### flow/config.mk
export PLATFORM = sky130hd
export DESIGN_NAME = MAC
export DESIGN_NICKNAME = MAC
export VERILOG_FILES = /design/flow/design.v
export SDC_FILE = /design/flow/constraint.sdc
export NUM_CORES = 4
export LEC_CHECK = 0
export ABC_AREA = 1
export CAP_MARGIN = 20
export CORE_ASPECT_RATIO = 0.5
export CORE_MARGIN = 2
export CORE_UTILIZATION = 72
export CTS_CLUSTER_DIAMETER = 382
export CTS_CLUSTER_SIZE = 95
export PLACE_DENSITY = 0.76
export SETUP_SLACK_MARGIN = 1.29
export SLEW_MARGIN = 35
export TNS_END_PERCENT = 10
### flow/design.v
module MAC(
	clk,
	rst_n,
	in_valid,
	in_mode,
	in_act,
	in_wgt,
	out_act_idx,
	out_wgt_idx,
	out_idx,
    out_valid,
	out_data,
	out_finish
);
input clk, rst_n, in_valid, in_mode;
input [0:7][3:0] in_act;
input [0:8][3:0] in_wgt;
output logic [3:0] out_act_idx, out_wgt_idx, out_idx;
output logic out_valid, out_finish;
output logic [0:7][11:0] out_data;
logic cs, ns;
logic mode;
logic [3:0] cnt_reg, cnt, cnt_nxt;
logic [0:7][0:7][3:0] in;  
logic [0:9][0:9][3:0] act;  
logic [0:8][3:0] wgt;
logic [0:7][0:8][3:0] a;
logic [0:8][3:0] w;
logic [0:7][11:0] d;
logic [0:7][11:0] data;
logic [2:0] out_cnt;  
logic out_valid_nxt;
always @(*) begin
	case (cs)
	0: ns = (in_valid)? 1 : cs;
	1: ns = (out_finish)? 0 : cs;
	endcase
end
always @(posedge clk or negedge rst_n) begin
	if (~rst_n) begin
		cs <= 0;
	end else begin
		cs <= ns;
	end
end
always @(posedge clk or negedge rst_n) begin
	if (~rst_n) begin
		mode <= 0;
	end else if (in_valid) begin  
		mode <= in_mode;
	end	else begin  
		mode <= mode;
	end
end
assign out_act_idx = cnt;
assign out_wgt_idx = cnt + 1;
always @(*) begin
	if (in_valid) begin
		cnt_nxt = 0;
	end else if (cnt == 15) begin 
		cnt_nxt = 0;
	end else begin
		cnt_nxt = cnt + 1;
	end
end
always @(posedge clk or negedge rst_n) begin
	if (!rst_n) begin
		cnt <= 0;
		cnt_reg <= 0;
	end
	else begin
		cnt <= cnt_nxt;
		cnt_reg <= cnt;
	end
end
genvar i;
genvar j;
generate
	for (i = 0; i < 8; i = i + 1) begin  
		for (j = 0; j < 8; j = j + 1) begin  
			always @(posedge clk or negedge rst_n) begin
				if (~rst_n) begin
					in[i][j] <= 0;
				end else if (i == out_act_idx) begin  
					in[i][j] <= in_act[j];
				end else begin
					in[i][j] <= in[i][j];  
				end
			end
		end
	end
endgenerate
generate
	for(i = 0;i<10; i = i+1)begin
		assign act[0][i] = 0;
		assign act[9][i] = 0;
		assign act[i][0] = 0;
		assign act[i][9] = 0;
	end
	for (i = 1; i < 9; i = i + 1) begin
		for (j = 1; j < 9; j = j + 1) begin
			assign act[i][j] = in[i-1][j-1]; 
		end
	end
endgenerate
generate
	for (i = 0; i < 9; i = i + 1) begin  
		always @(posedge clk or negedge rst_n) begin  
			if (~rst_n) begin
				wgt[i] <= 0;
			end else begin
				wgt[i] <= in_wgt[i];
			end
		end
	end
endgenerate
always @(*) begin
	if (mode) begin  
		case (cnt - 2)  
		0:begin  
			for (integer n = 0; n < 8; n = n + 1) begin
				a[n][0] = act[0][n];
				a[n][1] = act[0][n + 1];
				a[n][2] = act[0][n + 2];
				a[n][3] = act[1][n];
				a[n][4] = act[1][n + 1];
				a[n][5] = act[1][n + 2];
				a[n][6] = act[2][n];
				a[n][7] = act[2][n + 1];
				a[n][8] = act[2][n + 2];
			end
		end
		1:begin  
			for (integer n = 0; n < 8; n = n + 1) begin
				a[n][0] = act[1][n];
				a[n][1] = act[1][n + 1];
				a[n][2] = act[1][n + 2];
				a[n][3] = act[2][n];
				a[n][4] = act[2][n + 1];
				a[n][5] = act[2][n + 2];
				a[n][6] = act[3][n];
				a[n][7] = act[3][n + 1];
				a[n][8] = act[3][n + 2];
			end
		end
		2:begin  
			for (integer n = 0; n < 8; n = n + 1) begin
				a[n][0] = act[2][n];
				a[n][1] = act[2][n + 1];
				a[n][2] = act[2][n + 2];
				a[n][3] = act[3][n];
				a[n][4] = act[3][n + 1];
				a[n][5] = act[3][n + 2];
				a[n][6] = act[4][n];
				a[n][7] = act[4][n + 1];
				a[n][8] = act[4][n + 2];
			end
		end
		3:begin  
			for (integer n = 0; n < 8; n = n + 1) begin
				a[n][0] = act[3][n];
				a[n][1] = act[3][n + 1];
				a[n][2] = act[3][n + 2];
				a[n][3] = act[4][n];
				a[n][4] = act[4][n + 1];
				a[n][5] = act[4][n + 2];
				a[n][6] = act[5][n];
				a[n][7] = act[5][n + 1];
				a[n][8] = act[5][n + 2];
			end
		end
		4:begin  
			for (integer n = 0; n < 8; n = n + 1) begin
				a[n][0] = act[4][n];
				a[n][1] = act[4][n + 1];
				a[n][2] = act[4][n + 2];
				a[n][3] = act[5][n];
				a[n][4] = act[5][n + 1];
				a[n][5] = act[5][n + 2];
				a[n][6] = act[6][n];
				a[n][7] = act[6][n + 1];
				a[n][8] = act[6][n + 2];
			end
		end
		5:begin  
			for (integer n = 0; n < 8; n = n + 1) begin
				a[n][0] = act[5][n];
				a[n][1] = act[5][n + 1];
				a[n][2] = act[5][n + 2];
				a[n][3] = act[6][n];
				a[n][4] = act[6][n + 1];
				a[n][5] = act[6][n + 2];
				a[n][6] = act[7][n];
				a[n][7] = act[7][n + 1];
				a[n][8] = act[7][n + 2];
			end
		end
		6:begin  
			for (integer n = 0; n < 8; n = n + 1) begin
				a[n][0] = act[6][n];
				a[n][1] = act[6][n + 1];
				a[n][2] = act[6][n + 2];
				a[n][3] = act[7][n];
				a[n][4] = act[7][n + 1];
				a[n][5] = act[7][n + 2];
				a[n][6] = act[8][n];
				a[n][7] = act[8][n + 1];
				a[n][8] = act[8][n + 2];
			end
		end
		7:begin  
			for (integer n = 0; n < 8; n = n + 1) begin
				a[n][0] = act[7][n];
				a[n][1] = act[7][n + 1];
				a[n][2] = act[7][n + 2];
				a[n][3] = act[8][n];
				a[n][4] = act[8][n + 1];
				a[n][5] = act[8][n + 2];
				a[n][6] = act[9][n];
				a[n][7] = act[9][n + 1];
				a[n][8] = act[9][n + 2];
			end
		end
		default:begin  
			for (integer n = 0; n < 8; n = n + 1) begin
				for (integer m = 0; m < 9; m = m + 1) begin
					a[n][m] = 0;
				end
			end
		end
		endcase
	end else begin  
		for (integer n = 0; n < 8; n = n + 1) begin
			for (integer m = 0; m < 9; m = m + 1) begin
				a[n][m] = act [n + 1][m + 1];
			end
		end
	end
end
generate
	for (i = 0; i < 9; i = i + 1) begin
		always @(*) begin
			w[i] = wgt[i];  
			if (~mode) begin  
				if (i == 8) begin
					w[i] = 0;
				end
			end
		end
	end
endgenerate
genvar n;
generate
	for (n = 0; n < 8; n = n + 1) begin  
		always @(*) begin
			data[n] =  a[n][0]*w[0] + a[n][1]*w[1] + a[n][2]*w[2] + a[n][3]*w[3] + a[n][4]*w[4] + a[n][5]*w[5] + a[n][6]*w[6] + a[n][7]*w[7] + a[n][8]*w[8];
		end
	end
endgenerate
generate
	for (i = 0; i < 8; i = i + 1) begin
		always @(posedge clk or negedge rst_n) begin
			if (~rst_n) begin  
				out_data[i] <= 0;
			end else begin  
				out_data[i] <= data[i];
			end
		end
	end
endgenerate
assign out_cnt = (mode)? (cnt - 2) : (cnt - 8);  
always @(*) begin
	out_valid_nxt = 0;
	if (in_valid) begin
		out_valid_nxt = 0;
	end else if (mode && cs) begin  
		out_valid_nxt = ((cnt >= 2) && (cnt <= 9));
	end else if (~mode && cs) begin  
		out_valid_nxt = ((cnt >= 8) && (cnt <= 15));
	end
end
always @(posedge clk or negedge rst_n) begin
	if (~rst_n) begin  
		out_valid <= 0;
	end else begin 
		out_valid <= out_valid_nxt;
	end 
end
always @(posedge clk or negedge rst_n) begin
	if (~rst_n) begin
		out_idx[2:0] <= 0;
	end else begin
		out_idx[2:0] <= out_cnt;  
	end
end
always @(posedge clk or negedge rst_n) begin
	if (~rst_n) begin
		out_idx[3] <= 0;
	end else begin
		out_idx[3] <= ~mode;  
	end
end
always @(posedge clk or negedge rst_n) begin
	if (~rst_n) begin
		out_finish <= 0;
	end else begin
		out_finish <= out_valid && (out_cnt == 7);  
	end
end
endmodule
### flow/constraint.sdc
create_clock -name core_clock -period 4.4 [get_ports {clk}]
set_input_delay 0.8800 -clock core_clock [delete_from_list [all_inputs] [get_ports {clk}]]
set_output_delay 0.8800 -clock core_clock [all_outputs]
set_load 0.01 [all_outputs]
### flow/run.sh
#!/bin/bash
# the make line also repeats each setting of config.mk as NAME=value (left out here)
make -C /OpenROAD-flow-scripts/flow DESIGN_CONFIG=/design/flow/config.mk WORK_HOME=/design/flow/orfs CLKGATE_MAP_FILE= finish
==> out/qor.yml, run 1 <==
ys_sh_mux_pct: 0
yosysUniqueCellTypes: 37
avgSynthCellArea_um2: 8.09
numCtsBuffers: 8
core-area_um2: 84100
io_pins: 182
die_width_um: 417
area_leaders: "fa_1, dfrtp_1, ha_1"
chipArea_um2: 87600
fp_util_pct: 72.9
aoi_share_pct: 2.78
numSynthFlops: 400
netlist_area_um2: 61300
clockBufferDepth: 3
dieHeight_um: 210
yosys.area.top_type: "fa_1"
stop_stage: "5_1_grt"
synth-edff-count: 0
status: "aborted with a tool error"
fa_ha_area_share_pct: 44.8
cts_root_buf: "clkbuf_16"
overflow: 149
syn_nets: 9236
row_count: 75
placed_area_um2: 75500
yosysTopAreaCellShare_pct: 32.6
yosys-stat-area_um2: 61300
logic_family: "adder cells"
synthArstFlopShare_pct: 100
numClockSinks: 400
finalWeightedCongestion: 1.38
htreeDepth: 1
hpwl_mm: 251
synth_seq_share_pct: 16.3
ys_cells: 7571
ys_warn_count: 1
numPortBuffers: 181
synth-simple-area-share_pct: 24.2
dp.cells: 9905
ys_top_cells_by_count: "inv_1, nor2_1, nand2_1"
most_common_cell: "inv_1"
ys_sh_xor_pct: 0.629
synth_cells: 7571
grt_usage_pct: 79.9
stop_error: "[ERROR GRT-0116] Global routing finished with congestion. Check the congestion regions in the DRC Viewer."
ff_type: "dfrtp_1"
-- layer usage --
metal | track usage, % | overflow
met1 | 80.3 | 4
met2 | 92.6 | 77
met3 | 71.6 | 5
met4 | 72.5 | 61
met5 | 49.6 | 2
-- what timing repair did --
action | in CTS
pin swaps | 78
setup endpoints to repair | 98
setup buffers | 17
hold buffers | 1
gates resized | 238
endpoints found under the hold margin | 15
gates cloned | 5
-- per-stage QoR --
| step | setup WS (ps) | hold WS (ps) | utilization, % |
|---|---|---|---|
| floorplan | -2690 | 475 | - |
| global placement | -3220 | 470 | 89.8 |
| detailed placement | -3450 | 508 | 89.8 |
| CTS | -3240 | 503 | 91.6 |
==> run 2, diff against run 1 <==
- ABC_AREA: 1 -> not set
- CAP_MARGIN: 20 -> 30
- CELL_PAD_IN_SITES_GLOBAL_PLACEMENT: not set -> 0
- CORE_ASPECT_RATIO: 0.5 -> 0.73
- CORE_UTILIZATION: 72 -> 20
- CTS_CLUSTER_DIAMETER: 382 -> 324
- CTS_CLUSTER_SIZE: 95 -> 11
- GPL_ROUTABILITY_DRIVEN: not set -> 0
- GPL_TIMING_DRIVEN: not set -> 1
- PLACE_DENSITY: 0.76 -> not set
- PLACE_DENSITY_LB_ADDON: not set -> 0.1
- SETUP_SLACK_MARGIN: 1.29 -> 2.13
- TNS_END_PERCENT: 10 -> 70
- clock period: 4.4 -> 14.8 ns (I/O delays scaled with it)
==> run 2 against run 1 <==
- the run now finishes clean
- synthesized area grew 1.2%
- synthesized cell count shrank 15%
- die size grew to 3.6 times the previous value
==> out/qor.yml, run 2 <==
cp-start-kind: "register"
vias: 49423
grt_usage_pct: 20.7
hold_class: "register to register"
row_count: 174  # +130%
r2r-start: "cnt[1]"
clockBufferDepth: 3  # unchanged
avgViaCountPerCell: 4.68
grt_antenna_before_repair: 58
ff_type: "dfrtp_1"
numSynthFlops: 400  # unchanged
reg2regPathDepth: 29
htreeDepth: 2  # +1
ys_sh_xor_pct: 0.678  # +0.049 points
aoi_share_pct: 7.27  # +4.5 points
cts_setup_buffers: 0  # -17
logic_family: "adder cells"
netlist_area_um2: 62000  # +1.2%
numClockSinks: 400  # unchanged
flop_area_um2: 10000
numPortBuffers: 181  # unchanged
tightestPinTransition_ps: 1020
hpwl_mm: 259  # +3.4%
report.final.slew_viol_count: 0
ys_top_cells_by_count: "inv_1, fa_1, ha_1"
most_common_cell: "inv_1"
fa_ha_area_share_pct: 44.2  # -0.54 points
drc: 0
fin_skew_ps: 68.3
chipArea_um2: 315000  # +260%
cp_slowest_cell: "buf_4"
status: "no timing/DRC/antenna violations"
timing.rr.end: "out_data[59]"
tool_warnings: 54
critical_path.endpoint_type: "register"
ys_cells: 6408  # -15%
finalNonFillerCells: 10552
critPathArrivalTime_ps: 11510
path_clk_slew_ps: 90
area_leaders: "fa_1, dfrtp_1, ha_1"
grt_max_degree: 119
path_buffers: 7
nets: 8033
setup_tns_ps: 0
min_from: "out_finish"
fp_util_pct: 20.1  # -53 points
crit_path_frequent_cell: "fa_1"
core-area_um2: 308000  # +270%
dp.cells: 10459  # +5.6%
combGateArea_um2: 45500
cts_tree: "done"
cts_root_buf: "clkbuf_16"
synth_seq_share_pct: 16.1  # -0.20 points
overflow: 0
finalSetupViolCount: 0
hold_viol: 0
rsz0062_at_grt: "false"
clock_latency_ps: 740
avgSynthCellArea_um2: 9.68  # +20%
die_width_um: 656  # +57%
dieHeight_um: 480  # +130%
numCtsBuffers: 42  # +34
crit_family: "adder cells"
path_depth: 29
relSlewSlack_pct: 31.8
syn_to_final_growth_pct: 12.1
cts_hold_buffers: 0  # -1
timing.fmax_mhz: 91.7
nFillCells: 33761
synthArstFlopShare_pct: 100  # unchanged
drt_iter0_drc: 5937
hold_depth: 1
cp-startpoint: "cnt[1]"
cts_resized: 0  # -100%
syn_nets: 8073  # -13%
yosysTopAreaCellShare_pct: 32.3  # -0.39 points
cap_violations: 0
yosys-stat-area_um2: 62000  # +1.2%
period_needed_ps: 10900
drt_first_pass_iters: 30
period_used_pct: 73.7
fin_util_pct: 22.6
ys_warn_count: 1  # unchanged
ff2ff_setup_slack_ps: 3900
max_stage_delay_ps: 770
wl_per_cell_um: 31.2
yosysUniqueCellTypes: 71  # +92%
ys_sh_mux_pct: 4.65  # +4.6 points
synth-simple-area-share_pct: 16.2  # -8.0 points
synth_cells: 6408  # -15%
worstSetupEndpoint: "out_data[59]"
finalWirelength_mm: 330
crit_type: "register to register"
cp_max_fo: 77
hold_end: "cs"
synth-edff-count: 0  # unchanged
io_pins: 182  # unchanged
required_ps: 15410
grt_pass1_vias: 50497
grt_pass1_wl_mm: 450
yosys.area.top_type: "fa_1"
ant_nets: 0
run 2: per-layer routing:
metal | track usage (%) | routed length (um) | vias up
li1 | - | - | 20658
met1 | 31.7 | 160000 | 26206
met2 | 29.2 | 133000 | 2286
met3 | 4.16 | 27000 | 269
met4 | 5.22 | 9100 | 4
met5 | 0 | 27 | -
run 2: stage by stage:
| stage | instance area, um^2 | hold slack [ps] | worst slack [ps] |
|---|---|---|---|
| floorplan | 62000 | 432 | 6650 |
| global placement | 68200 | 461 | 4170 |
| detailed placement | 68300 | 458 | 4020 |
| CTS | 69400 | 454 | 4010 |
| global route | 69400 | 489 | 3470 |
| finish | 69500 | 448 | 3900 |
run 2: final cells by class:
cell class                 count  area share (%)
multi-input combinational   4326            65.4
sequential                   400            14.4
tap                         4136            7.44
inverter                    1280            6.91
timing repair buffer         318            4.09
clock buffer                  47            1.54
antenna                       41           0.148
clock inverter                 4          0.0936
==> run 3, diff against run 2 <==
- CAP_MARGIN: 30 -> 35
- CELL_PAD_IN_SITES_DETAIL_PLACEMENT: not set -> 1
- CORE_ASPECT_RATIO: 0.73 -> 0.59
- CORE_UTILIZATION: 20 -> 40
- CTS_CLUSTER_DIAMETER: 324 -> 141
- CTS_CLUSTER_SIZE: 11 -> not set
- GPL_ROUTABILITY_DRIVEN: 0 -> 1
- MAX_ROUTING_LAYER: not set -> met5
- MIN_ROUTING_LAYER: not set -> met1
- PLACE_DENSITY_LB_ADDON: 0.1 -> 0.11
- SETUP_SLACK_MARGIN: 2.13 -> 2.2
- SLEW_MARGIN: 35 -> 30
- TNS_END_PERCENT: 70 -> not set
- clock period: 14.8 -> 8.4 ns (I/O delays scaled with it)
==> run 3 against run 2 <==
- hold slack better by 24 ps
- cell count fell by 16%
- count of clock-buffer cells in the layout increased by 11
- synthesized cell count unchanged
- critical path depth rose by 1
- sequential share of layout area is 0.76 points lower
- still clean on timing, DRC and antenna
- final area up 5.6%
- die size down 50%
- worst setup slack worse by 3700 ps
- first-iteration DRC count is 13% higher
==> out/qor.yml, run 3 <==
rsz0062_at_grt: "true"
netlist_area_um2: 62000  # unchanged
cp-startpoint: "cnt[2]"
final_area_um2: 73400  # +5.6%
min_from: "out_finish"
critPathArrivalTime_ps: 8800  # -2710 ps
fa_ha_area_share_pct: 44.2  # unchanged
hpwl_mm: 246  # -5.3%
tool_warnings: 56  # +3.7%
ant_nets: 0  # unchanged
nets: 8416  # +4.8%
ff2ff_setup_slack_ps: 210  # -3680 ps
synth-simple-area-share_pct: 16.2  # unchanged
fin_util_pct: 47.9  # +25 points
fin_skew_ps: 64.4  # -3.87 ps
htreeDepth: 2  # unchanged
crit_path_frequent_cell: "fa_1"
logic_family: "adder cells"
clock_latency_ps: 740  # about the same
overflow: 0  # unchanged
period_needed_ps: 8190  # -2720 ps
numPortBuffers: 181  # unchanged
wl_per_cell_um: 34.4  # +10%
grt_antenna_before_repair: 49  # -16%
placed_area_um2: 69100  # +1.2%
r2r-start: "cnt[2]"
relSlewSlack_pct: 29.1  # -2.6 points
path_depth: 30  # +3.4%
drt_first_pass_iters: 7  # -77%
dieHeight_um: 306  # -36%
numCtsBuffers: 48  # +14%
finalSetupViolCount: 0  # unchanged
reg2regPathDepth: 30  # +3.4%
ff_type: "dfrtp_1"
synthArstFlopShare_pct: 100  # unchanged
ys_warn_count: 1  # unchanged
chipArea_um2: 158000  # -50%
yosysUniqueCellTypes: 71  # unchanged
fp_util_pct: 40.5  # +20 points
row_count: 110  # -37%
cp_max_fo: 8  # -90%
clockBufferDepth: 3  # unchanged
yosys-stat-area_um2: 62000  # unchanged
synth-edff-count: 0  # unchanged
drc: 0  # unchanged
aoi_share_pct: 7.27  # unchanged
drt_iter0_drc: 6689  # +13%
syn_to_final_growth_pct: 18.4
path_buffers: 11  # +4
avgSynthCellArea_um2: 9.68  # unchanged
crit_family: "adder cells"
area_leaders: "fa_1, dfrtp_1, ha_1"
period_used_pct: 97.4  # +24 points
avgViaCountPerCell: 6.00  # +28%
grt_use_met2_pct: 54.0  # +25 points
top_usage_layer: "met1"
path_clk_slew_ps: 70  # -20 ps
cp_slowest_cell: "fa_1"
use_met3_pct: 13.1  # +9.0 points
numClockSinks: 400  # unchanged
cts_root_buf: "clkbuf_16"
cap_violations: 0  # unchanged
timing.fmax_mhz: 122  # +33%
yosysTopAreaCellShare_pct: 32.3  # unchanged
synth_cells: 6408  # unchanged
critical_path.endpoint_type: "register"
finalWeightedCongestion: 1.05
worstSetupEndpoint: "out_data[9]"
report.final.slew_viol_count: 0  # unchanged
most_common_cell: "inv_1"
io_pins: 182  # unchanged
grt_use_met1_pct: 54.2  # +23 points
hold_end: "cs"
vias: 53338  # +7.9%
die_width_um: 517  # -21%
ys_cells: 6408  # unchanged
grt_usage_pct: 38.6  # +18 points
cts_tree: "done"
crit_type: "register to register"
tightestPinTransition_ps: 1060  # +39.3 ps
grt_max_degree: 143  # +20%
max_stage_delay_ps: 550  # -220 ps
finalWirelength_mm: 306  # -7.2%
core-area_um2: 153000  # -50%
numSynthFlops: 400  # unchanged
ys_sh_mux_pct: 4.65  # unchanged
yosys.area.top_type: "fa_1"
cp-start-kind: "register"
hold_depth: 1  # unchanged
required_ps: 9020  # -6390 ps
synth_seq_share_pct: 16.1  # unchanged
status: "no timing/DRC/antenna violations"
timing.rr.end: "out_data[9]"
ys_top_cells_by_count: "inv_1, fa_1, ha_1"
syn_nets: 8073  # unchanged
hold_class: "register to register"
ys_sh_xor_pct: 0.678  # unchanged
hold_viol: 0  # unchanged
grt_pass1_wl_mm: 428  # -4.8%
grt_pass1_vias: 55670  # +10%
nFillCells: 16863  # -50%
[run 3: per-stage QoR]
step	hold slack, ps	worst slack, ps	instances	setup TNS [ps]
2_1_floorplan	432	700	6408	0
5_1_grt	502	34.2	8864	0
3_3_place_gp	450	-472	8619	-3960
3_5_place_dp	490	-163	8625	-677
4_1_cts	490	230	8816	0
6_report	472	214	8889	0
[run 3: final cells by class]
class | count | area [um^2] | share of cell area [%]
multi-input cells | 4332 | 47100 | 64.1
flip-flops and latches | 400 | 10000 | 13.6
repair buffers | 689 | 7220 | 9.83
inverters | 1280 | 4810 | 6.55
well taps | 2072 | 2590 | 3.53
clock buffers | 58 | 1320 | 1.80
clock inverters | 31 | 317 | 0.431
diodes | 27 | 67.6 | 0.0920
[run 3: repair_timing]
item                                    4_1_cts  5_1_grt
hold endpoints to repair                      0        0
cloned                                       14        6
hold buffers                                  0        0
pin swaps                                    70       96
buffers inserted                             88       37
resized                                     176      119
endpoints found under the setup margin       80       80
[run 3: metal layers]
metal / share of wire, % / vias to the layer above
li1: - / 21448
met1: 42 / 27993
met2: 41 / 3207
met3: 13 / 664
met4: 4.8 / 26
met5: 0.056 / -
==> run 4, diff against run 3 <==
- PLACE_DENSITY_LB_ADDON: 0.11 -> 0.22
- SLEW_MARGIN: 30 -> 20
- clock period: 8.4 -> 7.38 ns (I/O delays scaled with it)
==> run 4 against run 3 <==
- now fails the layout checks on setup timing
- cell count grew 7.4%
- final area grew 10%
- register-to-register slack lost 1200 ps
- die size is the same
- global-route usage grew 3.4 points
- clock skew shrank 11 ps
- first-iteration DRC count grew 4.7%
- count of clock-buffer cells in the layout grew 13
- non-clock buffer count grew 666
- largest cell class unchanged
==> out/qor.yml, run 4 <==
hold_end: "cs"
avgViaCountPerCell: 5.94  # -0.98%
nets: 9078  # +7.9%
route.layer.met1.wl_mm: 143  # +11%
die_width_um: 517  # unchanged
finalSetupViolCount: 65  # +65
synth-simple-area-share_pct: 16.2  # unchanged
crit_family: "adder cells"
aoi_share_pct: 7.27  # unchanged
period_needed_ps: 8360  # +177 ps
violatedChecks: "setup timing"
yosys.area.top_type: "fa_1"
final_area_um2: 80900  # +10%
worstSetupEndpoint: "out_data[10]"
core-area_um2: 153000  # unchanged
path_clk_slew_ps: 70  # about the same
hold_viol: 0  # unchanged
vias: 56718  # +6.3%
critPathArrivalTime_ps: 8920  # +120 ps
ff_type: "dfrtp_1"
synth-edff-count: 0  # unchanged
r2r-start: "cnt[2]"
clock_latency_ps: 730  # about the same
wl_per_cell_um: 35.4  # +2.7%
io_pins: 182  # unchanged
cp_slowest_cell: "fa_2"
avgSynthCellArea_um2: 9.68  # unchanged
required_ps: 7940  # -1080 ps
grt_usage_pct: 42.0  # +3.4 points
fin_skew_ps: 53.1  # -11.3 ps
fp_util_pct: 40.5  # unchanged
ys_warn_count: 1  # unchanged
ys_top_cells_by_count: "inv_1, fa_1, ha_1"
numSynthFlops: 400  # unchanged
placed_area_um2: 75000  # +8.6%
rsz0062_at_grt: "true"
cap_violations: 0  # unchanged
cp-start-kind: "register"
post-place-ws_ps: -1080  # -921 ps
routed.top_layer: "met5"
ys_sh_xor_pct: 0.678  # unchanged
ff2ff_setup_slack_ps: -980  # -1200 ps
yosysTopAreaCellShare_pct: 32.3  # unchanged
period_used_pct: 113  # +16 points
relSlewSlack_pct: 29.2  # +0.074 points
clockBufferDepth: 3  # unchanged
setup_ws_ps: -983  # -1200 ps
grt_pass1_vias: 59965  # +7.7%
grt_max_degree: 106  # -26%
numClockSinks: 400  # unchanged
status: "complete, but fails checks"
htreeDepth: 2  # unchanged
numPortBuffers: 181  # unchanged
nFillCells: 16715  # -0.88%
timing.fmax_mhz: 120  # -2.1%
hold_depth: 1  # unchanged
row_count: 110  # unchanged
path_depth: 30  # unchanged
syn_nets: 8073  # unchanged
yosysUniqueCellTypes: 71  # unchanged
fa_ha_area_share_pct: 44.2  # unchanged
logic_family: "adder cells"
synth_cells: 6408  # unchanged
path_buffers: 10  # -1
reg2regPathDepth: 30  # unchanged
synthArstFlopShare_pct: 100  # unchanged
numCtsBuffers: 48  # unchanged
cts_root_buf: "clkbuf_16"
hpwl_mm: 275  # +12%
cp_max_fo: 15  # +7
hold_class: "register to register"
drc: 0  # unchanged
grt_pass1_wl_mm: 464  # +8.4%
chipArea_um2: 158000  # unchanged
finalWeightedCongestion: 1.06  # +1.2%
timing.rr.end: "out_data[10]"
synth_seq_share_pct: 16.1  # unchanged
syn_to_final_growth_pct: 30.4
drt_first_pass_iters: 8  # +1
critical_path.endpoint_type: "register"
crit_path_frequent_cell: "fa_1"
cts_hold_buffers: 0  # unchanged
tool_warnings: 54  # -3.6%
min_from: "out_finish"
wl_met3_mm: 50.2  # +28%
max_stage_delay_ps: 570  # +20 ps
report.final.slew_viol_count: 0  # unchanged
overflow: 0  # unchanged
ys_sh_mux_pct: 4.65  # unchanged
most_common_cell: "inv_1"
dieHeight_um: 306  # unchanged
netlist_area_um2: 62000  # unchanged
wl_met2_mm: 130  # +4.8%
tightestPinTransition_ps: 1060  # -4.43 ps
ant_nets: 0  # unchanged
area_leaders: "fa_1, dfrtp_1, ha_1"
yosys-stat-area_um2: 62000  # unchanged
cts_tree: "done"
ys_cells: 6408  # unchanged
grt_antenna_before_repair: 33  # -33%
crit_type: "register to register"
finalWirelength_mm: 338  # +10%
drt_iter0_drc: 7004  # +4.7%
cp-startpoint: "cnt[2]"
[run 4: stage by stage]
step / utilization, % / cells / hold WS (ps) / setup TNS, ps
floorplan: - / 6408 / 432 / -2780
global placement: 48.9 / 9283 / 445 / -45520
detailed placement: 49.0 / 9288 / 479 / -46540
CTS: 51.4 / 9462 / 494 / -34480
global route: 52.8 / 9527 / 496 / -52310
finish: 52.8 / 9546 / 494 / -43290
[run 4: per-layer routing]
layer | vias to the layer above | GRT usage [%]
met1 | 29859 | 60.2
met5 | - | 0
met3 | 644 | 18.3
li1 | 22793 | -
met4 | 18 | 14.9
met2 | 3404 | 55.2
[run 4: cell type report]
| cell class | instances | area [um^2] | area share [%] |
|---|---|---|---|
| clock buffers | 71 | 1400 | 1.73 |
| multi-input cells | 4328 | 48400 | 59.8 |
| clock inverters | 19 | 284 | 0.351 |
| flip-flops and latches | 400 | 10000 | 12.4 |
| inverters | 1280 | 4810 | 5.94 |
| diodes | 21 | 52.6 | 0.0650 |
| well taps | 2072 | 2590 | 3.21 |
| repair buffers | 1355 | 13400 | 16.5 |
[run 4: what timing repair did]
action                     4_1_cts  5_1_grt
setup endpoints to repair       88       88
resized                        360      350
buffers inserted                79       52
pin swaps                      239      273
cloned                           5        7
==> run 5, diff against run 4 <==
- CELL_PAD_IN_SITES_DETAIL_PLACEMENT: 1 -> not set
- CELL_PAD_IN_SITES_GLOBAL_PLACEMENT: 0 -> not set
- CORE_ASPECT_RATIO: 0.59 -> not set
- CTS_CLUSTER_DIAMETER: 141 -> not set
- GPL_ROUTABILITY_DRIVEN: 1 -> 0
- GPL_TIMING_DRIVEN: 1 -> not set
- MAX_ROUTING_LAYER: met5 -> not set
- MIN_ROUTING_LAYER: met1 -> met2
- PLACE_DENSITY_LB_ADDON: 0.22 -> not set
- SETUP_SLACK_MARGIN: 2.2 -> not set
- clock period: 7.38 -> 8.4 ns (I/O delays scaled with it)
==> run 5 against run 4 <==
- the flow now stops in 5_1_grt
- synthesized area unchanged
- synthesized cell count unchanged
- die size about the same
==> out/qor.yml, run 5 <==
status: "aborted with a tool error"
stop_stage: "5_1_grt"
stop_error: "[ERROR GRT-0232] Routing congestion too high. Check the congestion heatmap in the GUI."
core-area_um2: 154000  # +0.56%
numCtsBuffers: 49  # +2.1%
yosysTopAreaCellShare_pct: 32.3  # unchanged
logic_family: "adder cells"
syn_nets: 8073  # unchanged
area_leaders: "fa_1, dfrtp_1, ha_1"
ys_cells: 6408  # unchanged
io_pins: 182  # unchanged
synth-simple-area-share_pct: 16.2  # unchanged
htreeDepth: 2  # unchanged
most_common_cell: "inv_1"
ys_top_cells_by_count: "inv_1, fa_1, ha_1"
grt_usage_pct: 57.7
row_count: 144  # +31%
numPortBuffers: 181  # unchanged
avgSynthCellArea_um2: 9.68  # unchanged
cts_root_buf: "clkbuf_16"
die_width_um: 398  # -23%
ys_warn_count: 1  # unchanged
clockBufferDepth: 3  # unchanged
hpwl_mm: 203  # -26%
ys_sh_xor_pct: 0.678  # unchanged
post-place-ws_ps: -80.8  # +1000 ps
yosysUniqueCellTypes: 71  # unchanged
fa_ha_area_share_pct: 44.2  # unchanged
ff_type: "dfrtp_1"
chipArea_um2: 158000  # about the same
numClockSinks: 400  # unchanged
numSynthFlops: 400  # unchanged
overflow: 3
dieHeight_um: 398  # +30%
cts_setup_buffers: 0  # -100%
yosys-stat-area_um2: 62000  # unchanged
cts_hold_buffers: 0  # unchanged
aoi_share_pct: 7.27  # unchanged
netlist_area_um2: 62000  # unchanged
synth-edff-count: 0  # unchanged
fp_util_pct: 40.3  # -0.23 points
ys_sh_mux_pct: 4.65  # unchanged
synth_cells: 6408  # unchanged
synthArstFlopShare_pct: 100  # unchanged
synth_seq_share_pct: 16.1  # unchanged
yosys.area.top_type: "fa_1"
run 5: per-layer routing:
| metal | GRT usage, % | overflow |
|---|---|---|
| met5 | 45.8 | 0 |
| met4 | 44.6 | 3 |
| met3 | 66.7 | 0 |
| met2 | 58.1 | 0 |
| met1 | - | - |
run 5: repair_timing:
item                                   in CTS
pin swaps                                   2
gates resized                               6
endpoints found under the hold margin       0
setup endpoints to repair                  10
run 5: per-stage QoR:
step	instances	util, %	cell area, um^2	hold slack (ps)
after floorplan	6408	-	62000	432
after global placement	8597	44.1	67900	443
after detailed placement	8603	44.2	68100	453
after CTS	8693	45.3	69800	462
==> run 6, diff against run 5 <==
- ABC_AREA: not set -> 0
- CAP_MARGIN: 35 -> 20
- CORE_ASPECT_RATIO: not set -> 0.56
- CORE_MARGIN: 2 -> 3
- CORE_UTILIZATION: 40 -> 72
- GPL_ROUTABILITY_DRIVEN: 0 -> not set
- GPL_TIMING_DRIVEN: not set -> 0
- MIN_ROUTING_LAYER: met2 -> not set
- PLACE_DENSITY_LB_ADDON: not set -> 0.01
- SETUP_SLACK_MARGIN: not set -> 0.95
- clock period: 8.4 -> 7.15 ns (I/O delays scaled with it)
==> run 6 against run 5 <==
- the run again fails in 5_1_grt
- synthesized area stayed put
- synthesized cell count did not move
- die size down 43%
==> out/qor.yml, run 6 <==
status: "aborted with a tool error"
stop_stage: "5_1_grt"
stop_error: "[ERROR GRT-0116] Global routing finished with congestion. Check the congestion regions in the DRC Viewer."
ys_cells: 6408  # unchanged
cts_root_buf: "clkbuf_16"
finalWeightedCongestion: 1.78
core-area_um2: 84200  # -45%
numCtsBuffers: 40  # -18%
grt_usage_pct: 82.8
hpwl_mm: 241  # +19%
htreeDepth: 2  # unchanged
ys_sh_xor_pct: 0.678  # unchanged
ff_type: "dfrtp_1"
io_pins: 182  # unchanged
synth-edff-count: 0  # unchanged
chipArea_um2: 89800  # -43%
aoi_share_pct: 7.27  # unchanged
numClockSinks: 400  # unchanged
yosys.area.top_type: "fa_1"
area_leaders: "fa_1, dfrtp_1, ha_1"
fp_util_pct: 73.6  # +33 points
numSynthFlops: 400  # unchanged
row_count: 79  # -45%
overflow: 373
yosysTopAreaCellShare_pct: 32.3  # unchanged
syn_nets: 8073  # unchanged
numPortBuffers: 181  # unchanged
ys_top_cells_by_count: "inv_1, fa_1, ha_1"
yosys-stat-area_um2: 62000  # unchanged
ys_warn_count: 1  # unchanged
ys_sh_mux_pct: 4.65  # unchanged
avgSynthCellArea_um2: 9.68  # unchanged
netlist_area_um2: 62000  # unchanged
synth_seq_share_pct: 16.1  # unchanged
cts_hold_buffers: 0  # unchanged
logic_family: "adder cells"
most_common_cell: "inv_1"
die_width_um: 398  # +0.11%
synthArstFlopShare_pct: 100  # unchanged
synth-simple-area-share_pct: 16.2  # unchanged
clockBufferDepth: 3  # unchanged
dieHeight_um: 226  # -43%
placed_area_um2: 66600  # -2.2%
yosysUniqueCellTypes: 71  # unchanged
fa_ha_area_share_pct: 44.2  # unchanged
synth_cells: 6408  # unchanged
## run 6: what timing repair did
action                     CTS
cloned                       7
setup endpoints to repair   88
pin swaps                  269
buffers inserted           171
resized                    596
## run 6: metrics by stage
step	hold WS, ps	cells	setup WS (ps)
global placement	444	7723	-14190
CTS	468	7979	-1070
detailed placement	460	7727	-2370
floorplan	432	6408	-550
## run 6: metal layers
| metal | global-route usage (%) | overflow |
|---|---|---|
| met3 | 78.4 | 97 |
| met1 | 85.6 | 85 |
| met4 | 71.2 | 95 |
| met2 | 90.5 | 89 |
| met5 | 61.8 | 7 |
==> run 7, diff against run 6 <==
- CELL_PAD_IN_SITES_DETAIL_PLACEMENT: not set -> 1
- CORE_ASPECT_RATIO: 0.56 -> not set
- CORE_MARGIN: 3 -> 8
- CORE_UTILIZATION: 72 -> 68
- CTS_CLUSTER_DIAMETER: not set -> 341
- CTS_CLUSTER_SIZE: not set -> 92
- GPL_TIMING_DRIVEN: 0 -> 1
- PLACE_DENSITY_LB_ADDON: 0.01 -> 0.18
- SETUP_SLACK_MARGIN: 0.95 -> not set
- clock period: 7.15 -> 6.32 ns (I/O delays scaled with it)
==> run 7 against run 6 <==
- the flow stops in 3_5_place_dp
- synthesized area unchanged
- die size rose by 13%
- synthesized cell count stayed put
==> out/qor.yml, run 7 <==
yosysTopAreaCellShare_pct: 32.3  # unchanged
area_leaders: "fa_1, dfrtp_1, ha_1"
aoi_share_pct: 7.27  # unchanged
ys_sh_mux_pct: 4.65  # unchanged
ys_warn_count: 1  # unchanged
avgSynthCellArea_um2: 9.68  # unchanged
ff_type: "dfrtp_1"
logic_family: "adder cells"
fp_util_pct: 68.8  # -4.8 points
status: "aborted with a tool error"
ys_top_cells_by_count: "inv_1, fa_1, ha_1"
core-area_um2: 90100  # +7.0%
syn_nets: 8073  # unchanged
dieHeight_um: 318  # +41%
synth_seq_share_pct: 16.1  # unchanged
synthArstFlopShare_pct: 100  # unchanged
die_width_um: 318  # -20%
yosys-stat-area_um2: 62000  # unchanged
synth-simple-area-share_pct: 16.2  # unchanged
fa_ha_area_share_pct: 44.2  # unchanged
synth-edff-count: 0  # unchanged
stop_error: "[ERROR DPL-0033] detailed placement checks failed during check placement."
yosysUniqueCellTypes: 71  # unchanged
io_pins: 182  # unchanged
yosys.area.top_type: "fa_1"
finalWeightedCongestion: 1.15  # -36%
ys_cells: 6408  # unchanged
most_common_cell: "inv_1"
chipArea_um2: 101000  # +13%
synth_cells: 6408  # unchanged
netlist_area_um2: 62000  # unchanged
numPortBuffers: 181  # unchanged
ys_sh_xor_pct: 0.678  # unchanged
numSynthFlops: 400  # unchanged
row_count: 110  # +39%
stop_stage: "3_5_place_dp"
-- run 7: metrics by stage --
step | instances | hold WS (ps)
after floorplan | 6408 | 432
after global placement | 8621 | 431
==> run 8, diff against run 7 <==
- ABC_AREA: 0 -> not set
- CAP_MARGIN: 20 -> 25
- CELL_PAD_IN_SITES_DETAIL_PLACEMENT: 1 -> not set
- CELL_PAD_IN_SITES_GLOBAL_PLACEMENT: not set -> 0
- CORE_ASPECT_RATIO: not set -> 0.5
- CORE_MARGIN: 8 -> 2
- CORE_UTILIZATION: 68 -> 16
- CTS_CLUSTER_DIAMETER: 341 -> not set
- CTS_CLUSTER_SIZE: 92 -> not set
- PLACE_DENSITY_LB_ADDON: 0.18 -> not set
- clock period: 6.32 -> 14.8 ns (I/O delays scaled with it)
==> run 8 against run 7 <==
- the run now finishes clean
- synthesized cell count unchanged
- synthesized area unchanged
- die size rose to 3.9 times the previous value
==> out/qor.yml, run 8 <==
grt_max_degree: 210
avgViaCountPerCell: 4.29
synth-simple-area-share_pct: 16.2  # unchanged
ff_type: "dfrtp_1"
numClockSinks: 400
cts_resized: 0
worstSetupEndpoint: "out_data[59]"
reg2regPathDepth: 29
period_needed_ps: 10940
yosysTopAreaCellShare_pct: 32.3  # unchanged
status: "no timing/DRC/antenna violations"
nFillCells: 42504
hold_depth: 1
ys_cells: 6408  # unchanged
grt_antenna_before_repair: 32
placed_area_um2: 69200
clockBufferDepth: 3
area_leaders: "fa_1, dfrtp_1, ha_1"
hold_viol: 0
finalWeightedCongestion: 0.985  # -14%
ff2ff_setup_slack_ps: 3860
grt_pass1_wl_mm: 378
cp_slowest_cell: "and2_2"
cp-startpoint: "cnt[2]"
max_stage_delay_ps: 720
netlist_area_um2: 62000  # unchanged
fa_ha_area_share_pct: 44.2  # unchanged
fin_util_pct: 18.5
finalWirelength_mm: 264
cp-start-kind: "register"
hold_class: "register to register"
path_buffers: 7
rsz0062_at_grt: "false"
cts_root_buf: "clkbuf_16"
synth_cells: 6408  # unchanged
final_area_um2: 71300
timing.fmax_mhz: 91.4
ys_warn_count: 1  # unchanged
yosys-stat-area_um2: 62000  # unchanged
drt_first_pass_iters: 7
numSynthFlops: 400  # unchanged
critPathArrivalTime_ps: 11520
chipArea_um2: 393000  # +290%
cap_violations: 0
ys_sh_mux_pct: 4.65  # unchanged
ys_sh_xor_pct: 0.678  # unchanged
numPortBuffers: 181  # unchanged
numCtsBuffers: 53
nets: 8014
crit_path_frequent_cell: "fa_1"
tightestPinTransition_ps: 1220
synth_seq_share_pct: 16.1  # unchanged
setup_tns_ps: 0
critical_path.endpoint_type: "register"
aoi_share_pct: 7.27  # unchanged
drc: 0
yosys.area.top_type: "fa_1"
htreeDepth: 2
syn_to_final_growth_pct: 14.9
ys_top_cells_by_count: "inv_1, fa_1, ha_1"
r2r-start: "cnt[2]"
yosysUniqueCellTypes: 71  # unchanged
overflow: 0
grt_usage_pct: 13.2
path_depth: 29
tool_warnings: 51
logic_family: "adder cells"
row_count: 161  # +46%
wl_per_cell_um: 22.8
crit_type: "register to register"
min_from: "out_finish"
synthArstFlopShare_pct: 100  # unchanged
clock_latency_ps: 740
avgSynthCellArea_um2: 9.68  # unchanged
die_width_um: 884  # +180%
relSlewSlack_pct: 18.5
drt_iter0_drc: 5699
fin_skew_ps: 61.3
cts_hold_buffers: 0
cp_max_fo: 65
synth-edff-count: 0  # unchanged
fp_util_pct: 16.1  # -53 points
cts_tree: "done"
dieHeight_um: 444  # +40%
ant_nets: 0
hpwl_mm: 205
period_used_pct: 73.9
finalSetupViolCount: 0
hold_end: "cs"
most_common_cell: "inv_1"
cts_setup_buffers: 0
vias: 49498
required_ps: 15390
syn_nets: 8073  # unchanged
crit_family: "adder cells"
timing.rr.end: "out_data[59]"
io_pins: 182  # unchanged
grt_pass1_vias: 52765
core-area_um2: 385000  # +330%
report.final.slew_viol_count: 0
path_clk_slew_ps: 70
## run 8: cell type report
| type | instances | area (um^2) | share of cell area (%) |
|---|---|---|---|
| multi-input cells | 4326 | 45400 | 63.6 |
| flip-flops and latches | 400 | 10000 | 14.1 |
| well taps | 5134 | 6420 | 9.01 |
| inverters | 1280 | 4800 | 6.74 |
| repair buffers | 288 | 2640 | 3.70 |
| clock buffers | 69 | 1530 | 2.14 |
| clock inverters | 30 | 474 | 0.665 |
| diodes | 15 | 37.5 | 0.0527 |
## run 8: routing by layer
| layer | GRT usage [%] | part of all wire [%] | vias to the layer above | routed length (um) |
|---|---|---|---|---|
| li1 | - | - | 20597 | - |
| met1 | 14.7 | 35 | 25324 | 91600 |
| met2 | 22.1 | 47 | 2758 | 124000 |
| met3 | 3.15 | 9.4 | 807 | 24800 |
| met4 | 9.44 | 8.8 | 12 | 23300 |
| met5 | 0 | 0.033 | - | 87 |
## run 8: through the flow
stage / setup WS [ps] / hold slack [ps] / cells
5_1_grt: 3400 / 495 / 11533
4_1_cts: 4050 / 462 / 11527
6_report: 3860 / 457 / 11542
3_5_place_dp: 4060 / 454 / 11428
2_1_floorplan: 6650 / 432 / 6408
3_3_place_gp: 4260 / 445 / 11428
==> run 9, diff against run 8 <==
- CORE_ASPECT_RATIO: 0.5 -> 0.73
- CORE_UTILIZATION: 16 -> 59
- MAX_ROUTING_LAYER: not set -> met4
- clock period: 14.8 -> 4.63 ns (I/O delays scaled with it)
==> run 9 against run 8 <==
- the layout now fails its checks (setup timing)
- worst setup slack got worse by 7500 ps
- critical path type unchanged
- critical path depth rose by 1
- flip-flop count did not move
- first-iteration DRC count rose by 62%
==> out/qor.yml, run 9 <==
ys_warn_count: 1  # unchanged
clockBufferDepth: 3  # unchanged
fa_ha_area_share_pct: 44.2  # unchanged
numCtsBuffers: 47  # -11%
period_needed_ps: 8260  # -2680 ps
row_count: 101  # -37%
dieHeight_um: 281  # -37%
numSynthFlops: 400  # unchanged
finalSetupViolCount: 88  # +88
finalWirelength_mm: 303  # +15%
grt_antenna_before_repair: 36  # +13%
io_pins: 182  # unchanged
chipArea_um2: 108000  # -73%
timing.fmax_mhz: 121  # +32%
r2r-start: "cnt[2]"
status: "complete, but fails checks"
crit_family: "adder cells"
hpwl_mm: 241  # +17%
drc: 0  # unchanged
avgViaCountPerCell: 6.58  # +54%
tightestPinTransition_ps: 1090  # -137 ps
aoi_share_pct: 7.27  # unchanged
grt_usage_pct: 56.7  # +43 points
setup_ws_ps: -3630  # -7490 ps
period_used_pct: 178  # +100 points
timing.rr.end: "out_data[34]"
netlist_area_um2: 62000  # unchanged
rsz0062_at_grt: "true"
yosys.area.top_type: "fa_1"
syn_nets: 8073  # unchanged
critical_path.endpoint_type: "register"
syn_to_final_growth_pct: 30.7
numClockSinks: 400  # unchanged
hold_class: "input port to asynchronous set/reset pin"
violatedChecks: "setup timing"
critPathArrivalTime_ps: 8800  # -2720 ps
cp_max_fo: 18  # -72%
report.final.slew_viol_count: 0  # unchanged
cp-start-kind: "register"
worstSetupEndpoint: "out_data[34]"
synth_cells: 6408  # unchanged
wl_per_cell_um: 33.2  # +45%
required_ps: 5170  # -10220 ps
clock_latency_ps: 680  # -60 ps
drt_first_pass_iters: 12  # +5
htreeDepth: 2  # unchanged
yosysUniqueCellTypes: 71  # unchanged
ys_top_cells_by_count: "inv_1, fa_1, ha_1"
vias: 60056  # +21%
core-area_um2: 104000  # -73%
whs_ps: 252  # -204 ps
cap_violations: 0  # unchanged
grt_max_degree: 104  # -50%
grt_pass1_vias: 61920  # +17%
ys_sh_mux_pct: 4.65  # unchanged
most_common_cell: "inv_1"
cp-startpoint: "cnt[2]"
area_leaders: "fa_1, dfrtp_1, ha_1"
path_depth: 30  # +3.4%
logic_family: "adder cells"
synth_seq_share_pct: 16.1  # unchanged
ys_cells: 6408  # unchanged
yosysTopAreaCellShare_pct: 32.3  # unchanged
numPortBuffers: 181  # unchanged
synth-simple-area-share_pct: 16.2  # unchanged
fin_skew_ps: 36.8  # -24.5 ps
finalWeightedCongestion: 1.15  # +16%
drt_iter0_drc: 9228  # +62%
path_buffers: 9  # +2
yosys-stat-area_um2: 62000  # unchanged
ff_type: "dfrtp_1"
ys_sh_xor_pct: 0.678  # unchanged
hold_viol: 0  # unchanged
avgSynthCellArea_um2: 9.68  # unchanged
ant_nets: 0  # unchanged
tool_warnings: 56  # +9.8%
overflow: 0  # unchanged
path_clk_slew_ps: 70  # about the same
reg2regPathDepth: 30  # +3.4%
crit_path_frequent_cell: "fa_1"
fp_util_pct: 59.6  # +43 points
nets: 9310  # +16%
max_stage_delay_ps: 660  # -60 ps
setup_tns_ps: -254130  # -254130 ps
crit_type: "register to register"
ff2ff_setup_slack_ps: -3630  # -7490 ps
grt_pass1_wl_mm: 419  # +11%
cts_tree: "done"
synthArstFlopShare_pct: 100  # unchanged
post-place-ws_ps: -3610  # -7670 ps
cp_slowest_cell: "fa_1"
synth-edff-count: 0  # unchanged
cts_root_buf: "clkbuf_16"
die_width_um: 383  # -57%
relSlewSlack_pct: 27.6  # +9.1 points
[run 9: stage by stage]
| stage | cell area (um^2) | utilization (%) | std cells |
|---|---|---|---|
| after floorplan | 63400 | - | 6408 |
| after global placement | 76100 | 73.1 | 8875 |
| after detailed placement | 76100 | 73.1 | 8875 |
| after CTS | 79600 | 76.5 | 9034 |
| after global routing | 81000 | 77.8 | 9109 |
| final | 81000 | 77.8 | 9121 |
[run 9: timing repair]
| action | CTS | global route |
|---|---|---|
| buffers inserted | 69 | 35 |
| pin swaps | 123 | 174 |
| hold endpoints to repair | 0 | 0 |
| gates cloned | 4 | 4 |
| setup endpoints to repair | 88 | 88 |
| hold buffers | 0 | 0 |
| gates resized | 331 | 254 |
[run 9: cell type report]
class / count / area [um^2]
Antenna cell: 48 / 120
Clock buffer: 62 / 1360
Clock inverter: 25 / 365
Fill cell: 6575 / 23100
Inverter: 1280 / 4810
Multi-Input combinational cell: 4328 / 47900
Sequential cell: 400 / 10000
Tap cell: 1390 / 1740
Timing Repair Buffer: 1588 / 14700
[run 9: metal layers]
layer,track usage (%),routed length [um],vias to the layer above
met1,65.7,100000,29517
met3,22.9,47900,1756
li1,-,-,23308
met2,78.0,123000,5475
met4,44.2,31900,0
met5,-,0,-
==> run 10, diff against run 9 <==
- CAP_MARGIN: 25 -> 35
- CELL_PAD_IN_SITES_GLOBAL_PLACEMENT: 0 -> 1
- CORE_ASPECT_RATIO: 0.73 -> not set
- CORE_UTILIZATION: 59 -> 40
- GPL_ROUTABILITY_DRIVEN: not set -> 0
- GPL_TIMING_DRIVEN: 1 -> 0
- MIN_ROUTING_LAYER: not set -> met2
- PLACE_DENSITY_LB_ADDON: not set -> 0.01
- SETUP_SLACK_MARGIN: not set -> 2.2
- SLEW_MARGIN: 20 -> 30
- clock period: 4.63 -> 8.4 ns (I/O delays scaled with it)
==> run 10 against run 9 <==
- the run now fails in 5_1_grt
- synthesized cell count unchanged
- synthesized area unchanged
- die size up 47%
==> out/qor.yml, run 10 <==
fa_ha_area_share_pct: 44.2  # unchanged
clockBufferDepth: 3  # unchanged
placed_area_um2: 68900  # -9.5%
stop_stage: "5_1_grt"
dp.cells: 8685  # -2.1%
ys_cells: 6408  # unchanged
netlist_area_um2: 62000  # unchanged
logic_family: "adder cells"
core-area_um2: 154000  # +48%
io_pins: 182  # unchanged
area_leaders: "fa_1, dfrtp_1, ha_1"
yosys-stat-area_um2: 62000  # unchanged
dieHeight_um: 398  # +42%
hpwl_mm: 290  # +21%
numPortBuffers: 181  # unchanged
status: "aborted with a tool error"
die_width_um: 398  # +3.7%
numCtsBuffers: 53  # +13%
ys_sh_mux_pct: 4.65  # unchanged
ys_top_cells_by_count: "inv_1, fa_1, ha_1"
yosys.area.top_type: "fa_1"
fp_util_pct: 40.3  # -19 points
synth_cells: 6408  # unchanged
cts_hold_buffers: 0  # unchanged
htreeDepth: 2  # unchanged
cts_root_buf: "clkbuf_16"
synth_seq_share_pct: 16.1  # unchanged
ys_warn_count: 1  # unchanged
chipArea_um2: 158000  # +47%
aoi_share_pct: 7.27  # unchanged
syn_nets: 8073  # unchanged
synth-edff-count: 0  # unchanged
stop_error: "[ERROR GRT-0116] Global routing finished with congestion. Check the congestion regions in the DRC Viewer."
avgSynthCellArea_um2: 9.68  # unchanged
numClockSinks: 400  # unchanged
synthArstFlopShare_pct: 100  # unchanged
synth-simple-area-share_pct: 16.2  # unchanged
most_common_cell: "inv_1"
row_count: 144  # +43%
yosysUniqueCellTypes: 71  # unchanged
ff_type: "dfrtp_1"
numSynthFlops: 400  # unchanged
yosysTopAreaCellShare_pct: 32.3  # unchanged
overflow: 4002
grt_usage_pct: 87.0
ys_sh_xor_pct: 0.678  # unchanged
-- run 10: stage by stage --
step / setup WS, ps
CTS: 107
detailed placement: -1280
global placement: -15250
floorplan: 700
-- run 10: per-layer routing --
| metal | track usage (%) | GRT overflow |
|---|---|---|
| met4 | 67.0 | 290 |
| met2 | 87.1 | 479 |
| met5 | - | - |
| met3 | 99.0 | 3233 |
| met1 | - | - |
-- run 10: timing repair --
item / 4_1_cts
endpoints found under the hold margin: 0
pin swaps: 120
gates cloned: 3
endpoints found under the setup margin: 88
buffers inserted: 129
resized: 438
==> run 11, diff against run 10 <==
- CAP_MARGIN: 35 -> 20
- CELL_PAD_IN_SITES_GLOBAL_PLACEMENT: 1 -> not set
- GPL_ROUTABILITY_DRIVEN: 0 -> not set
- GPL_TIMING_DRIVEN: 0 -> not set
- MAX_ROUTING_LAYER: met4 -> not set
- MIN_ROUTING_LAYER: met2 -> not set
- PLACE_DENSITY_LB_ADDON: 0.01 -> not set
- SETUP_SLACK_MARGIN: 2.2 -> -0.44
- SLEW_MARGIN: 30 -> 20
- clock period: 8.4 -> 8.33 ns (I/O delays scaled with it)
==> run 11 against run 10 <==
- now fails the layout checks on setup timing
- synthesized cell count unchanged
- synthesized area unchanged
- die size unchanged
==> out/qor.yml, run 11 <==
status: "complete, but fails checks"
violatedChecks: "setup timing"
min_from: "cs"
crit_path_frequent_cell: "fa_1"
tightestPinTransition_ps: 1170
synth-simple-area-share_pct: 16.2  # unchanged
post-place-ws_ps: -94.0  # +1190 ps
dieHeight_um: 398  # unchanged
r2r-start: "cnt[1]"
numClockSinks: 400  # unchanged
drc: 0
drt_first_pass_iters: 10
wl_met2_mm: 128
finalWeightedCongestion: 1.03
crit_type: "register to register"
required_ps: 8960
path_buffers: 6
cts_setup_buffers: 0  # -100%
ys_top_cells_by_count: "inv_1, fa_1, ha_1"
chipArea_um2: 158000  # unchanged
overflow: 0
finalSetupViolCount: 20
grt_antenna_before_repair: 30
netlist_area_um2: 62000  # unchanged
wl_met3_mm: 24.5
ys_sh_xor_pct: 0.678  # unchanged
logic_family: "adder cells"
period_used_pct: 102
io_pins: 182  # unchanged
numSynthFlops: 400  # unchanged
cp_slowest_cell: "a2111oi_0"
die_width_um: 398  # unchanged
vias: 51669
path_clk_slew_ps: 60
yosys.area.top_type: "fa_1"
combGateArea_um2: 45400
max_stage_delay_ps: 690
setup_tns_ps: -1650
fin_util_pct: 46.5
htreeDepth: 2  # unchanged
syn_to_final_growth_pct: 15.4
hold_class: "register to register"
hold_depth: 1
reg2regPathDepth: 28
grt_usage_pct: 36.0
most_common_cell: "inv_1"
critical_path.endpoint_type: "register"
cap_violations: 0
yosysUniqueCellTypes: 71  # unchanged
synth_cells: 6408  # unchanged
ys_sh_mux_pct: 4.65  # unchanged
hold_end: "cs"
grt_pass1_wl_mm: 402
finalWirelength_mm: 284
critPathArrivalTime_ps: 9100
worstSetupEndpoint: "out_data[59]"
route.layer.met1.wl_mm: 106
synth-edff-count: 0  # unchanged
yosys-stat-area_um2: 62000  # unchanged
routed.top_layer: "met5"
cts_tree: "done"
path_depth: 28
relSlewSlack_pct: 21.4
aoi_share_pct: 7.27  # unchanged
ys_warn_count: 1  # unchanged
area_leaders: "fa_1, dfrtp_1, ha_1"
numCtsBuffers: 54  # +1.9%
cts_hold_buffers: 0  # unchanged
clockBufferDepth: 3  # unchanged
syn_nets: 8073  # unchanged
row_count: 144  # unchanged
cp_max_fo: 36
cts_root_buf: "clkbuf_16"
clock_latency_ps: 740
wl_per_cell_um: 32.0
fp_util_pct: 40.3  # unchanged
cp-start-kind: "register"
core-area_um2: 154000  # unchanged
ff2ff_setup_slack_ps: -140
cp-startpoint: "cnt[1]"
yosysTopAreaCellShare_pct: 32.3  # unchanged
fa_ha_area_share_pct: 44.2  # unchanged
report.final.slew_viol_count: 0
period_needed_ps: 8470
hpwl_mm: 234  # -19%
setup_ws_ps: -144
grt_max_degree: 127
ff_type: "dfrtp_1"
avgSynthCellArea_um2: 9.68  # unchanged
tool_warnings: 56
ant_nets: 0
synth_seq_share_pct: 16.1  # unchanged
grt_pass1_vias: 54576
timing.rr.end: "out_data[59]"
drt_iter0_drc: 5365
numPortBuffers: 181  # unchanged
synthArstFlopShare_pct: 100  # unchanged
hold_viol: 0
cts_resized: 0  # -100%
ys_cells: 6408  # unchanged
nets: 8424
crit_family: "adder cells"
fin_skew_ps: 63.3
nFillCells: 14682
avgViaCountPerCell: 5.83
flop_area_um2: 10000
timing.fmax_mhz: 118
-- run 11: metrics by stage --
step / cells / hold slack (ps) / instance area, um^2
after floorplan: 6408 / 432 / 62000
after global placement: 8747 / 448 / 69600
after detailed placement: 8747 / 457 / 69600
after CTS: 8847 / 481 / 71500
after global routing: 8849 / 503 / 71500
final: 8869 / 473 / 71600
-- run 11: routing by layer --
layer	track usage (%)	vias up
li1	-	21455
met1	43.6	26477
met2	56.6	2869
met3	7.93	846
met4	26.0	22
met5	0	-
-- run 11: area by class of cell --
class	count	share of cell area, %
antenna	22	0.0769
multi-input combinational	4326	63.5
inverter	1280	6.71
tap	2044	3.57
clock buffer	70	2.08
timing repair buffer	697	9.51
sequential	400	14.0
clock inverter	30	0.577
==> run 12, diff against run 11 <==
- CORE_UTILIZATION: 40 -> 72
- CTS_CLUSTER_DIAMETER: not set -> 366
- CTS_CLUSTER_SIZE: not set -> 97
- SETUP_SLACK_MARGIN: -0.44 -> not set
- clock period: 8.33 -> 6.7 ns (I/O delays scaled with it)
==> run 12 against run 11 <==
- the flow now stops in 5_1_grt
- die size shrank 44%
- synthesized cell count stayed put
- synthesized area is the same
==> out/qor.yml, run 12 <==
ys_warn_count: 1  # unchanged
cts_hold_buffers: 0  # unchanged
chipArea_um2: 88500  # -44%
avgSynthCellArea_um2: 9.68  # unchanged
hpwl_mm: 233  # -0.21%
syn_nets: 8073  # unchanged
dieHeight_um: 297  # -25%
yosys-stat-area_um2: 62000  # unchanged
synth_seq_share_pct: 16.1  # unchanged
finalWeightedCongestion: 1.26  # +22%
ys_sh_mux_pct: 4.65  # unchanged
synth-simple-area-share_pct: 16.2  # unchanged
stop_error: "[ERROR GRT-0116] Global routing finished with congestion. Check the congestion regions in the DRC Viewer."
yosys.area.top_type: "fa_1"
ff_type: "dfrtp_1"
grt_usage_pct: 78.0
aoi_share_pct: 7.27  # unchanged
numSynthFlops: 400  # unchanged
overflow: 276
htreeDepth: 1  # -1
clockBufferDepth: 3  # unchanged
fp_util_pct: 72.7  # +32 points
numPortBuffers: 181  # unchanged
ys_sh_xor_pct: 0.678  # unchanged
yosysUniqueCellTypes: 71  # unchanged
post-place-ws_ps: -1760  # -1660 ps
most_common_cell: "inv_1"
synth_cells: 6408  # unchanged
logic_family: "adder cells"
netlist_area_um2: 62000  # unchanged
fa_ha_area_share_pct: 44.2  # unchanged
io_pins: 182  # unchanged
row_count: 107  # -26%
numClockSinks: 400  # unchanged
numCtsBuffers: 8  # -85%
synth-edff-count: 0  # unchanged
placed_area_um2: 74300  # +6.8%
cts_root_buf: "clkbuf_16"
yosysTopAreaCellShare_pct: 32.3  # unchanged
die_width_um: 297  # -25%
area_leaders: "fa_1, dfrtp_1, ha_1"
ys_cells: 6408  # unchanged
status: "aborted with a tool error"
synthArstFlopShare_pct: 100  # unchanged
ys_top_cells_by_count: "inv_1, fa_1, ha_1"
core-area_um2: 85300  # -45%
stop_stage: "5_1_grt"
run 12: through the flow:
step | std cells | TNS [ps] | util (%)
2_1_floorplan | 6408 | -40120 | -
4_1_cts | 8613 | -77050 | 90.4
3_5_place_dp | 8499 | -92090 | 87.2
3_3_place_gp | 8499 | -78360 | 87.2
run 12: timing repair:
action	in CTS
setup buffers	96
pin swaps	170
gates resized	416
hold endpoints to repair	0
cloned	10
endpoints found under the setup margin	79
run 12: per-layer routing:
metal  overflow  global-route usage, %
met5          2                   29.6
met4        131                   78.7
met1          5                   78.2
met3         15                   62.8
met2        123                   94.1
